## v11
// pokey_advanced
module pokey_advanced (
    input clk,               
    input enable_179mhz,     
    input reset_n,           
    input [3:0] addr,        
    input [7:0] din,         
    input we,                
    output reg audio_pwm     
);
Settings: LEC_CHECK=0, CAP_MARGIN=20, CORE_ASPECT_RATIO=0.5, CORE_MARGIN=2, CORE_UTILIZATION=72, CTS_CLUSTER_DIAMETER=352, CTS_CLUSTER_SIZE=95, PLACE_DENSITY=0.39, SLEW_MARGIN=20; clock period 3.33 ns.
run.sh (not shown) runs the stock make flow with config.mk's settings and CLKGATE_MAP_FILE=.
Finished, but not clean: v11, with negative setup slack.
Modified inputs, v7 compared to v11
Settings: CTS_CLUSTER_DIAMETER: 352 -> unset; CORE_UTILIZATION: 72 -> 40; PLACE_DENSITY: 0.39 -> unset; CTS_CLUSTER_SIZE: 95 -> unset; CORE_ASPECT_RATIO: 0.5 -> unset; the clock period (ns, I/O delays scaled along): 3.33 -> 6.0.
==> results <==
Every run in v11 and v7 closed cleanly, with the single exception of v11.
Final checks on v11, whose flow otherwise completed, came back failing, citing negative setup slack.
v7 ends up with a floorplan core area that is about 80% higher than in v11.
Setup slack after layout: v11 and v7 compared, lower one is v11
[compare] base=v11 new=v7: worst hold slack across all endpoints comparable, met3 usage now smaller.
Side by side, routed length per placed instance turned out lower in v7 than in v11.
Reported for v11 and v7, simple-gate share of the synthesized area turned out identical to the last digit.
Combinational power share, v11 and v7: larger value in v11
Inputs modified between v7 and v43:
Settings: putting CTS_CLUSTER_SIZE at 100 where nothing was set; putting CTS_CLUSTER_DIAMETER at 345 where nothing was set; swapping 40 for 68 in CORE_UTILIZATION.
Notes after the runs:
Re total setup violations reported at the end of the flow: no difference whatsoever between v43 and v7.
Going from v7 to v43, global-route usage higher, placed wire-length estimate after detailed placement now sits higher, cell count after placement shrank by 108.

Starting RTL as in the previous note.
make LEC_CHECK=0 ABC_AREA=1 CAP_MARGIN=20 CORE_MARGIN=2 CORE_UTILIZATION=72 CTS_CLUSTER_DIAMETER=364 CTS_CLUSTER_SIZE=14 HOLD_SLACK_MARGIN=0.26 PLACE_DENSITY=0.4 SETUP_SLACK_MARGIN=-0.29 SLEW_MARGIN=20 finish   # period 2.89 ns
The starting point ran to the end with violations: negative setup slack.
==> next run, changes <==
ABC_AREA = unset   (was 1)
CTS_CLUSTER_DIAMETER = unset   (was 364)
HOLD_SLACK_MARGIN = unset   (was 0.26)
PLACE_DENSITY = unset   (was 0.4)
PLACE_DENSITY_LB_ADDON = 0.01   (was unset)
SETUP_SLACK_MARGIN = -0.07   (was -0.29)
Outcome: The changed run produced a layout that fails on negative setup slack; final cell count falls by 27%; die area shrinks by 5.1%; non-clock buffer count came out lower by 1; fmax drops by 20%; hold slack improves by 0.040 ns; global-route usage falls by 1.6 points; synthesized area fell by 5.3%; critical path depth went down by 3; design area went down by 7.1%; routed wire length shrinks by 8.0%; total power came out lower by 14%.

Setup of run K:
pokey_advanced again, from the RTL that the note above started with.
clock: 2.89 ns
lec_check: 0
abc_area: 1
cap_margin: 35
core_aspect_ratio: 1.27
core_margin: 2
core_utilization: 72
cts_cluster_diameter: 129
cts_cluster_size: 14
hold_slack_margin: 0.29
max_routing_layer: met5
min_routing_layer: met1
place_density_lb_addon: 0.15
setup_slack_margin: 0.86
slew_margin: 20
Although run K finished all stages, its layout failed final checks on setup timing.
--- input diff run K..run E ---
- SETUP_SLACK_MARGIN now 0.82, was 0.86
- CTS_CLUSTER_DIAMETER now 113, was 129
- CAP_MARGIN now 40, was 35
- CTS_CLUSTER_SIZE now 24, was 14
Findings:
From run K to run E the numbers moved as follows: core utilization held, clock buffer and inverter area fraction after layout held, sequential fraction of total cell area held.
No crash in run E: every stage finished, but the layout fails its final checks due to setup timing.
On post-route cell area, run E and run K are neck and neck.

The RTL this note starts from:
==> flow/design.v <==
module pokey_advanced (
    input clk,               
    input enable_179mhz,     
    input reset_n,           
    input [3:0] addr,        
    input [7:0] din,         
    input we,                
    output reg audio_pwm     
);
    reg [7:0] audf [0:3];  
    reg [7:0] audc [0:3];  
    reg [7:0] audctl;      
    reg [3:0]  poly4;
    reg [4:0]  poly5;
    reg [16:0] poly17; 
    reg [15:0] counter [0:3]; 
    reg [3:0]  chan_out;    
    reg [4:0] count_64k;    
    reg [6:0] count_15k;    
    reg tick_64khz;
    reg tick_15khz;
    always @(posedge clk) begin
        tick_64khz <= 0;
        tick_15khz <= 0;
        if (!reset_n) begin
            count_64k <= 0;
            count_15k <= 0;
        end else if (enable_179mhz) begin
            if (count_64k == 27) begin  
                count_64k <= 0;
                tick_64khz <= 1;
            end else begin
                count_64k <= count_64k + 1;
            end
            if (count_15k == 113) begin  
                count_15k <= 0;
                tick_15khz <= 1;
            end else begin
                count_15k <= count_15k + 1;
            end
        end
    end
    always @(posedge clk) begin
        if (!reset_n) begin
            audctl <= 0;
            audc[0]<=0; audc[1]<=0; audc[2]<=0; audc[3]<=0;
            audf[0]<=0; audf[1]<=0; audf[2]<=0; audf[3]<=0;
        end else if (we) begin
            case (addr)
                0: audf[0] <= din;
                1: audc[0] <= din;
                2: audf[1] <= din;
                3: audc[1] <= din;
                4: audf[2] <= din;
                5: audc[2] <= din;
                6: audf[3] <= din;
                7: audc[3] <= din;
                8: audctl <= din;
            endcase
        end
    end
    wire p4_next = !(poly4[3] ^ poly4[2]);
    wire p5_next = !(poly5[4] ^ poly5[2]);
    wire p17_next = !(poly17[16] ^ poly17[4]);
    always @(posedge clk) begin
        if (!reset_n) begin
            poly4 <= 4'b1011;
            poly5 <= 5'b10101;
            poly17 <= 17'b10101010101010101;
        end else if (enable_179mhz) begin
            poly4 <= {poly4[2:0], p4_next};
            poly5 <= {poly5[3:0], p5_next};
            poly17 <= {poly17[15:0], p17_next};
        end
    end
    wire link_12 = audctl[4];
    wire link_34 = audctl[3];
    wire use_15khz = audctl[0];  
    integer i;
    reg channel_tick;  
    always @(posedge clk) begin
        if (!reset_n) begin
            counter[0] <= 0; counter[1] <= 0; counter[2] <= 0; counter[3] <= 0;
            chan_out <= 0;
        end else
        for (i=0; i<4; i=i+1) begin
            channel_tick = (use_15khz) ? tick_15khz : tick_64khz;
            if (i == 0 && audctl[6]) channel_tick = enable_179mhz;
            if (i == 2 && audctl[5]) channel_tick = enable_179mhz;
            if (channel_tick) begin
                if (!((i==1 && link_12) || (i==3 && link_34))) begin
                    if (counter[i] == 0) begin
                        if (i==0 && link_12) 
                            counter[i] <= {audf[1], audf[0]}; 
                        else if (i==2 && link_34) 
                            counter[i] <= {audf[3], audf[2]}; 
                        else 
                            counter[i] <= audf[i];
                        case (audc[i][7:5])
                            3'b000: chan_out[i] <= poly17[16] && poly5[4];  
                            3'b001: chan_out[i] <= poly5[4];                
                            3'b010: chan_out[i] <= poly17[16] && poly5[4]; 
                            3'b011: chan_out[i] <= poly5[4];               
                            3'b100: chan_out[i] <= poly17[16];              
                            3'b101: chan_out[i] <= ~chan_out[i];            
                            3'b110: chan_out[i] <= poly17[16];             
                            3'b111: chan_out[i] <= ~chan_out[i];            
                        endcase
                    end else begin
                        counter[i] <= counter[i] - 1;
                    end
                end
            end
        end
    end
    reg [5:0] mixed_audio; 
    integer k;
    always @(*) begin
        mixed_audio = 0;
        for (k=0; k<4; k=k+1) begin
            if (chan_out[k]) begin
                mixed_audio = mixed_audio + audc[k][3:0];
            end
        end
    end
    reg [5:0] pwm_counter;
    always @(posedge clk) begin
        if (!reset_n) begin
            pwm_counter <= 0;
            audio_pwm <= 0;
        end else begin
            pwm_counter <= pwm_counter + 1;
            audio_pwm <= (pwm_counter < mixed_audio);
        end
    end
endmodule
clock: 3.95 ns
lec_check: 0
cap_margin: 20
core_margin: 2
core_utilization: 72
cts_cluster_size: 37
place_density_lb_addon: 0.26
slew_margin: 20
The starting point completed and failed the layout checks on setup timing.
Then changed:
ABC_AREA = 1   (was default)
CTS_CLUSTER_SIZE = default   (was 37)
PLACE_DENSITY = 0.42   (was default)
PLACE_DENSITY_LB_ADDON = default   (was 0.26)
clock period = 2.97 ns   (was 3.95 ns; I/O delays follow)
Outcome: The new run completed and failed the layout checks on setup timing. Setup slack got worse by 0.088 ns. Cell count increases by well over a third. Global-route usage decreases by 0.74 points. Clock power increases by a quarter to a third. Die area increases by a few percent. Utilization increases by 0.54 points. Sequential share of layout area decreases by 2.1 points. Cell area increases by a few percent.
Then changed:
ABC_AREA = default   (was 1)
PLACE_DENSITY = default   (was 0.42)
clock period = 5.2 ns   (was 2.97 ns; I/O delays follow)
- The changed run ran to the end with no violations
- combinational power came out lower by 78%
- cell count came out lower by about 28%
- hold slack improved by 0.030 ns
- synthesized area came out lower by about 5.3%
- wire length came out lower by 12%
Then changed:
CORE_UTILIZATION = 40   (was 72)
The new run ran to the end with no violations.
Die area went up by 77%.
Critical path depth stays the same.
Via count went down by 5.8%.
Clock skew went up by 0.0032 ns.
Area after synthesis does not change.
Utilization went down by 37 points.
Routed wire length went down by 2.7%.
Setup slack is better by 0.037 ns.
Then changed:
CORE_UTILIZATION = 66   (was 40)
SETUP_SLACK_MARGIN = 1.12   (was default)
clock period = 4.39 ns   (was 5.2 ns; I/O delays follow)
Now the flow reached the layout checks and failed them: setup timing.
Global-route usage went up by 11 points.
Critical path depth stays the same.
Count of clock-buffer cells in the layout went up by 2.
First-iteration DRC count went up by well over a third.
Cell area went down slightly.
Maximum frequency went up by a little under a tenth.
Core utilization went up by 29 points.
Final cell count went down by a little under a tenth.
Synthesized area does not change.
Routed wire length went up slightly.
Power is estimated from default activity; no workload was simulated.
